== build 5 ==
// unsigned_nonrestoring
module unsigned_nonrestoring #(
    parameter int WIDTH = 32
) (
    input logic go,
    input logic[WIDTH-1:0] divisor,
    input logic[WIDTH-1:0] dividend,
    input logic clk, rst,
    output logic done,
    output logic[WIDTH-1:0] quotient,
    output logic[WIDTH-1:0] remainder,
    output logic divide_by_zero
);
==> flow/config.mk <==
export PLATFORM = sky130hd
export DESIGN_NAME = unsigned_nonrestoring
export DESIGN_NICKNAME = unsigned_nonrestoring
export VERILOG_FILES = /design/flow/design.v
export SDC_FILE = /design/flow/constraint.sdc
export NUM_CORES = 4
export LEC_CHECK = 0
export CAP_MARGIN = 20
export CORE_MARGIN = 2
export CORE_UTILIZATION = 67
export CTS_CLUSTER_DIAMETER = 353
export CTS_CLUSTER_SIZE = 95
export SLEW_MARGIN = 20
export TNS_END_PERCENT = 10
==> flow/constraint.sdc <==
create_clock -name core_clock -period 4.21 [get_ports {clk}]
set_input_delay 0.8420 -clock core_clock [delete_from_list [all_inputs] [get_ports {clk}]]
set_output_delay 0.8420 -clock core_clock [all_outputs]
set_load 0.01 [all_outputs]
run.sh (not shown) runs the stock make flow with config.mk's settings and CLKGATE_MAP_FILE=.
What ended build 5 was a tool error in 5_1_grt; the run never finished.
Input changes introduced in build 53 (baseline for comparison: build 5):
diff --git a/flow/config.mk b/flow/config.mk
--- a/flow/config.mk
+++ b/flow/config.mk
@@ -6,9 +6,9 @@
 export NUM_CORES = 4
 export LEC_CHECK = 0
+export ABC_AREA = 1
 export CAP_MARGIN = 20
 export CORE_MARGIN = 2
-export CORE_UTILIZATION = 67
-export CTS_CLUSTER_DIAMETER = 353
-export CTS_CLUSTER_SIZE = 95
+export CORE_UTILIZATION = 72
+export PLACE_DENSITY_LB_ADDON = 0.25
+export SETUP_SLACK_MARGIN = 1.15
 export SLEW_MARGIN = 20
-export TNS_END_PERCENT = 10
==> flow/constraint.sdc <==
create_clock -name core_clock -period 4.61 [get_ports {clk}]
set_input_delay 0.9220 -clock core_clock [delete_from_list [all_inputs] [get_ports {clk}]]
set_output_delay 0.9220 -clock core_clock [all_outputs]
set_load 0.01 [all_outputs]
Notes after the runs:
- The lower synthesized area per cell came out of build 53.
- The flow ended early for build 53: it failed with a tool error in 5_1_grt.
- The die of build 53 is larger than the one used in build 5.
- Build 5 reports its biggest combinational cell group after synthesis as AND-OR/OR-AND gates while build 53 reports simple AND/OR/NAND/NOR gates.
- Taking build 5 as the reference, in build 53 yosys synthesis chip area has increased; initial core utilization higher; area fraction in full adders, half adders and majority gates now smaller; placed cell area dropped about 5%.
- On build 53: number of placement rows is about 2% higher than what build 5 gave.
- Build 53 vs build 5 on chip height: build 53 is the higher one.
- Netlist area before placement was higher in build 53 than in build 5.
- Looking at distinct cell type count of the synthesized netlist, build 53 sits 23 below build 5.
- Lower final weighted congestion of routability-driven global placement goes to build 5 over build 53.
Input changes introduced in build 12 (baseline for comparison: build 53):
diff --git a/flow/config.mk b/flow/config.mk
--- a/flow/config.mk
+++ b/flow/config.mk
@@ -10,5 +10,5 @@
 export CORE_MARGIN = 2
 export CORE_UTILIZATION = 72
-export PLACE_DENSITY_LB_ADDON = 0.25
-export SETUP_SLACK_MARGIN = 1.15
+export CTS_CLUSTER_SIZE = 70
+export PLACE_DENSITY = 0.79
 export SLEW_MARGIN = 20
==> flow/constraint.sdc <==
create_clock -name core_clock -period 4.63 [get_ports {clk}]
set_input_delay 0.9260 -clock core_clock [delete_from_list [all_inputs] [get_ports {clk}]]
set_output_delay 0.9260 -clock core_clock [all_outputs]
set_load 0.01 [all_outputs]
[summary]
Build 12 was carried through to the last stage, and its layout satisfied the timing, DRC and antenna checks. Worst slack after detailed placement for build 12: 0.24 ns down relative to build 53. Reported for build 53 and build 12, area fraction in compound gates after synthesis turned out identical to the last digit. Taking build 53 as the reference, in build 12 HPWL after detailed placement neither gained nor lost much; clock sink total neither gained nor lost much; cell resize tally after clock tree synthesis lost 189; fraction of registers with async set/reset neither gained nor lost much; buffers inserted during post-CTS setup optimization lost 35. Build 53 and build 12 ended up with nearly the same placed instance area. Comparing build 12 against build 53, there is no change at all in fraction of the yosys area taken by sequential cells. Build 53 -> build 12: area reported by Yosys stat delta 0, exact match.
Inputs modified between build 12 and build 83:
diff --git a/flow/config.mk b/flow/config.mk
--- a/flow/config.mk
+++ b/flow/config.mk
@@ -6,9 +6,8 @@
 export NUM_CORES = 4
 export LEC_CHECK = 0
-export ABC_AREA = 1
 export CAP_MARGIN = 20
 export CORE_MARGIN = 2
-export CORE_UTILIZATION = 72
-export CTS_CLUSTER_SIZE = 70
-export PLACE_DENSITY = 0.79
+export CORE_UTILIZATION = 70
+export CTS_CLUSTER_SIZE = 40
+export HOLD_SLACK_MARGIN = -0.09
 export SLEW_MARGIN = 20
==> flow/constraint.sdc <==
create_clock -name core_clock -period 3.3 [get_ports {clk}]
set_input_delay 0.6600 -clock core_clock [delete_from_list [all_inputs] [get_ports {clk}]]
set_output_delay 0.6600 -clock core_clock [all_outputs]
set_load 0.01 [all_outputs]
### Flow results
- Build 83 did not run to completion, as it errored out during 4_1_cts.
- Die: build 83 smaller than build 12
- Relative to build 12, fraction of the mapped netlist area in adder cells increased by 0.61 points in build 83.
- [diff] area of the core, build 83 relative to build 12: improvement

---

wip/sierra:
Starting RTL as in the previous note.
Settings: LEC_CHECK=0, CAP_MARGIN=35, CORE_MARGIN=2, CORE_UTILIZATION=71, CTS_CLUSTER_SIZE=80, PLACE_DENSITY=0.79, SLEW_MARGIN=20; clock period 5.18 ns.
wip/sierra: aborted in global routing (5_1_grt) (tool error)
Setup changes, wip/sierra to wip/garnet
-- flow/config.mk --
<<< wip/sierra, line 8
export CAP_MARGIN = 35
>>> wip/garnet, line 8
export CAP_MARGIN = 20
<<< wip/sierra, line 10
export CORE_UTILIZATION = 71
export CTS_CLUSTER_SIZE = 80
export PLACE_DENSITY = 0.79
>>> wip/garnet, line 10
export CORE_UTILIZATION = 38
==> flow/constraint.sdc <==
create_clock -name core_clock -period 6.33 [get_ports {clk}]
set_input_delay 1.2660 -clock core_clock [delete_from_list [all_inputs] [get_ports {clk}]]
set_output_delay 1.2660 -clock core_clock [all_outputs]
set_load 0.01 [all_outputs]
Findings:
wip/garnet: done, clean on timing, DRC and antenna
Height of the chip, wip/garnet and wip/sierra, higher one = wip/garnet.
wip/garnet vs. wip/sierra: placeable core region picked up an extra 88%; number of I/O port buffers neither gained nor lost much; number of resized instances in the post-cts repair step lost 46.
Looking only at number of setup buffers added after CTS, and setting everything else aside, the higher value of wip/garnet and wip/sierra goes to wip/sierra.
Re number of buffers created by CTS: wip/garnet is 3 up on wip/sierra.
Final weighted congestion in routability-driven placement (wip/garnet over wip/sierra): decrease, 13%
NOTE x dimension of the die wip/sierra->wip/garnet increased by more than a quarter
Total die area in wip/garnet is 16,000 um^2 above wip/sierra.

---

The RTL this note starts from:
==> flow/design.v <==
module unsigned_nonrestoring #(
    parameter int WIDTH = 32
) (
    input logic go,
    input logic[WIDTH-1:0] divisor,
    input logic[WIDTH-1:0] dividend,
    input logic clk, rst,
    output logic done,
    output logic[WIDTH-1:0] quotient,
    output logic[WIDTH-1:0] remainder,
    output logic divide_by_zero
);
typedef enum logic [1:0] {
    WAIT,
    COMPUTE,
    DONE
} state_t;
state_t next_state, state_R;
logic[WIDTH-1:0] Q_R, next_Q, quotient_R, next_quotient, remainder_R, next_remainder;
logic[WIDTH:0] A_R, next_A, B_R, next_B, B_twos_comp_R, next_B_twos_comp;
logic[$clog2(WIDTH):0] Count_R, next_Count;
logic done_R, next_done;
logic divide_by_zero_R, next_divide_by_zero;
assign done = done_R;
assign divide_by_zero = divide_by_zero_R;
assign quotient = quotient_R;
assign remainder = remainder_R;
always_ff @(posedge clk or posedge rst) begin
    if(rst) begin
        state_R <= WAIT;
        Q_R <= '0;
        A_R <= '0;
        B_R <= '0;
        B_twos_comp_R <= '0;
        Count_R <= '0;
        quotient_R <= '0;
        remainder_R <= '0;
        done_R <= 1'b0;
        divide_by_zero_R <= 1'b0;
    end
    else begin
        state_R <= next_state;
        Q_R <= next_Q;
        A_R <= next_A;
        B_R <= next_B;
        B_twos_comp_R <= next_B_twos_comp;
        Count_R <= next_Count;
        quotient_R <= next_quotient;
        remainder_R <= next_remainder;
        done_R <= next_done;
        divide_by_zero_R <= next_divide_by_zero;
    end
end 
logic[WIDTH:0] A_temp;
always_comb begin
    logic[WIDTH:0] one;
    one = 1;
    A_temp = '0;
    next_Q = Q_R;
    next_A = A_R;
    next_B = B_R;
    next_B_twos_comp = B_twos_comp_R;
    next_Count = Count_R;
    next_remainder = remainder_R;
    next_quotient = quotient_R;
    next_state = state_R;
    next_divide_by_zero = divide_by_zero_R;
    next_done = done_R;
    case(state_R)
        WAIT: begin
            if (go) begin
                if(divisor == 0) begin
                    next_state = DONE;
                    next_done = 1'b1;
                    next_divide_by_zero = 1'b1;
                end
                else begin
                    next_A = '0;
                    next_B = {1'b0,divisor};
                    next_B_twos_comp = ~next_B + one;
                    next_Q = dividend;
                    next_Count = WIDTH;
                    next_state = COMPUTE;
                end
            end
        end
        COMPUTE: begin
            if(A_R[WIDTH]) begin
                A_temp = {A_R[WIDTH-1:0], Q_R[WIDTH-1]};
                next_A = A_temp + B_R;
            end else begin
                A_temp = {A_R[WIDTH-1:0], Q_R[WIDTH-1]};
                next_A = A_temp + B_twos_comp_R;
            end
            next_Q = {Q_R[WIDTH-2:0],~next_A[WIDTH]};
            next_Count = Count_R - 1;
            if(next_Count == 0) begin 
                next_state = DONE;
                if(next_A[WIDTH]) next_remainder = next_A[WIDTH-1:0] + B_R;
                else next_remainder = next_A[WIDTH-1:0];
                next_quotient = next_Q[WIDTH-1:0];
                next_done = 1;
            end
        end
        DONE: begin
            next_done = 0;
            next_divide_by_zero = 1'b0;
            next_state = WAIT;
        end
    endcase
end
endmodule
Settings: LEC_CHECK=0, CAP_MARGIN=20, CELL_PAD_IN_SITES_DETAIL_PLACEMENT=0, CELL_PAD_IN_SITES_GLOBAL_PLACEMENT=2, CORE_MARGIN=4, CORE_UTILIZATION=35, CTS_CLUSTER_SIZE=13, GPL_TIMING_DRIVEN=0, MAX_ROUTING_LAYER=met4, MIN_ROUTING_LAYER=met2, PLACE_DENSITY_LB_ADDON=0.05, SETUP_SLACK_MARGIN=0.95, SLEW_MARGIN=20; clock period 6.0 ns.
The baseline ran to the end with no violations.
Next try:
Settings changed: CELL_PAD_IN_SITES_DETAIL_PLACEMENT 0 to 2, CELL_PAD_IN_SITES_GLOBAL_PLACEMENT 2 to not set, CORE_MARGIN 4 to 2, CORE_UTILIZATION 35 to 72, GPL_TIMING_DRIVEN 0 to not set, PLACE_DENSITY_LB_ADDON 0.05 to not set, SETUP_SLACK_MARGIN 0.95 to not set.
Result: The changed run failed in 3_5_place_dp; synthesized cell count does not change; area after synthesis stays the same; die area came out lower by 53%.
Next try:
Settings changed: CELL_PAD_IN_SITES_DETAIL_PLACEMENT 2 to not set, CORE_UTILIZATION 72 to 68, CTS_CLUSTER_SIZE 13 to 36, MAX_ROUTING_LAYER met4 to not set, MIN_ROUTING_LAYER met2 to not set.
Clock period 6.0 ns to 5.12 ns, I/O delays scaled along.
- Now the flow completed and failed the layout checks on setup timing
- die area is higher by 5.7%
- synthesized area is unchanged
- synthesized cell count is unchanged
Next try:
Settings changed: CORE_UTILIZATION 68 to 66, CTS_CLUSTER_SIZE 36 to 40.
Clock period 5.12 ns to 4.65 ns, I/O delays scaled along.
=> The changed run ran to the end with violations: setup timing; sequential share of layout area decreases by 2.8 points; die area increases by 2.9%; routed wire length increases by 48%.

---

// unsigned_nonrestoring: RTL as listed in full above, without the edits since
Settings: LEC_CHECK=0, CAP_MARGIN=0, CELL_PAD_IN_SITES_DETAIL_PLACEMENT=2, CORE_ASPECT_RATIO=0.57, CORE_MARGIN=7, CORE_UTILIZATION=43, CTS_CLUSTER_SIZE=72, GPL_ROUTABILITY_DRIVEN=1, MAX_ROUTING_LAYER=met5, MIN_ROUTING_LAYER=met1, PLACE_DENSITY_LB_ADDON=0.05, SLEW_MARGIN=40, TNS_END_PERCENT=70; clock period 4.04 ns.
The starting point aborted during detailed placement with DPL-0033.
Change:
CAP_MARGIN = 35   (was 0)
CELL_PAD_IN_SITES_DETAIL_PLACEMENT = not set   (was 2)
CORE_ASPECT_RATIO = not set   (was 0.57)
CORE_MARGIN = 2   (was 7)
CORE_UTILIZATION = 71   (was 43)
CTS_CLUSTER_SIZE = 44   (was 72)
GPL_ROUTABILITY_DRIVEN = not set   (was 1)
MAX_ROUTING_LAYER = not set   (was met5)
MIN_ROUTING_LAYER = not set   (was met1)
PLACE_DENSITY = 0.67   (was not set)
PLACE_DENSITY_LB_ADDON = not set   (was 0.05)
SLEW_MARGIN = 20   (was 40)
TNS_END_PERCENT = not set   (was 70)
clock period = 5.18 ns   (was 4.04 ns; I/O delays follow)
Effect:
- The new run did not get past global routing
- synthesized area stays the same
- synthesized cell count stays the same
- die area drops by about 45%
Change:
CORE_UTILIZATION = 68   (was 71)
CTS_CLUSTER_SIZE = not set   (was 44)
PLACE_DENSITY = not set   (was 0.67)
Now the flow completed, yet does not pass: negative setup slack.
Area after synthesis stays the same.
Die size climbs by about 4.3%.
Synthesized cell count does not change.
Change:
ABC_AREA = 1   (was not set)
CAP_MARGIN = 20   (was 35)
CTS_CLUSTER_DIAMETER = 379   (was not set)
CTS_CLUSTER_SIZE = 36   (was not set)
PLACE_DENSITY = 0.78   (was not set)
clock period = 3.15 ns   (was 5.18 ns; I/O delays follow)
What happened: This time the run failed in global routing on GRT-0116; area after synthesis is higher by 8.8%; die area went up by 8.6%; synthesized cell count climbs by 52%.

---

## T
Starts from the design.v that is shown in full above.
Settings: LEC_CHECK=0, CAP_MARGIN=20, CORE_MARGIN=2, CORE_UTILIZATION=72, CTS_CLUSTER_SIZE=72, MIN_ROUTING_LAYER=met1, PLACE_DENSITY=0.8, SETUP_SLACK_MARGIN=-0.17, SLEW_MARGIN=20, TNS_END_PERCENT=70; clock period 5.13 ns.
T did not make it past global routing, where a tool error ended it.
The following lists how S was set up differently from T:
# T
export LEC_CHECK = 0
export CAP_MARGIN = 20
export CORE_MARGIN = 2
export CORE_UTILIZATION = 72
export CTS_CLUSTER_SIZE = 72
export MIN_ROUTING_LAYER = met1
export PLACE_DENSITY = 0.8
export SETUP_SLACK_MARGIN = -0.17
export SLEW_MARGIN = 20
export TNS_END_PERCENT = 70
create_clock -name core_clock -period 5.13 [get_ports {clk}]
# S
export LEC_CHECK = 0
export CAP_MARGIN = 20
export CORE_MARGIN = 2
export CORE_UTILIZATION = 66
export CTS_CLUSTER_SIZE = 72
export MIN_ROUTING_LAYER = met1
export SETUP_SLACK_MARGIN = -0.17
export SLEW_MARGIN = 20
export TNS_END_PERCENT = 25
create_clock -name core_clock -period 5.13 [get_ports {clk}]
Findings:
In S the implementation completed, yet the final layout does not meet the checks, the culprit being setup timing. Taking T as the reference, in S post-synthesis cell count was more or less identical; weighted congestion at the end of routability-driven global placement picked up an extra about 4%; placed wire-length estimate down about 10%. Comparing S against T, there is no change at all in post-synthesis area per instance. Compared with T, S shows post-placement worst setup slack lower by 0.17 ns. In S relative to T, vertical die size had gone up by a few percent. [compare] base=T new=S: netlist area before placement now sits at about the same level, initial cell density of the core now sits lower.

---

// unsigned_nonrestoring: RTL as listed in full above, without the edits since
export LEC_CHECK = 0
export ABC_AREA = 0
export CAP_MARGIN = 20
export CORE_MARGIN = 2
export CORE_UTILIZATION = 72
export CTS_CLUSTER_SIZE = 70
export HOLD_SLACK_MARGIN = 0.29
export PLACE_DENSITY = 0.79
export SETUP_SLACK_MARGIN = 1.26
export SLEW_MARGIN = 20
create_clock -name core_clock -period 4.63 [get_ports {clk}]
The starting point ended with an error in 4_1_cts.
Edit:
- ABC_AREA: 0 -> unset
- CORE_UTILIZATION: 72 -> 40
- CTS_CLUSTER_SIZE: 70 -> unset
- HOLD_SLACK_MARGIN: 0.29 -> unset
- PLACE_DENSITY: 0.79 -> unset
- SETUP_SLACK_MARGIN: 1.26 -> unset
- clock period: 4.63 -> 6.33 ns (I/O delays scaled with it)
=>
- With this change the flow went through all stages and came out clean
- area after synthesis does not change
- die area rises by 77%
- synthesized cell count does not change
Edit:
- CORE_UTILIZATION: 40 -> 52
Outcome: Wire length drops by 3.3%; core utilization came out higher by 15 points; die size decreases by 23%; hold slack improves by 0.0054 ns; via count hardly moves; critical path depth stays the same.
Edit:
- CORE_UTILIZATION: 52 -> 40
- clock period: 6.33 -> 5.67 ns (I/O delays scaled with it)
Outcome: Clock-buffer cell count grows by 4. Routed wire length grows by 3.9%. Synthesized cell count does not change. Worst setup slack loses 0.25 ns. Sequential share of layout area shrinks by 0.56 points.
Edit:
- clock period: 5.67 -> 6.0 ns (I/O delays scaled with it)
Outcome: Cell area falls slightly. Global-route usage stays flat. Setup slack improves by 0.14 ns. Worst hold slack improves by 0.013 ns. Wire length stays flat. Non-clock buffer count falls by 16. Synthesized area is unchanged.
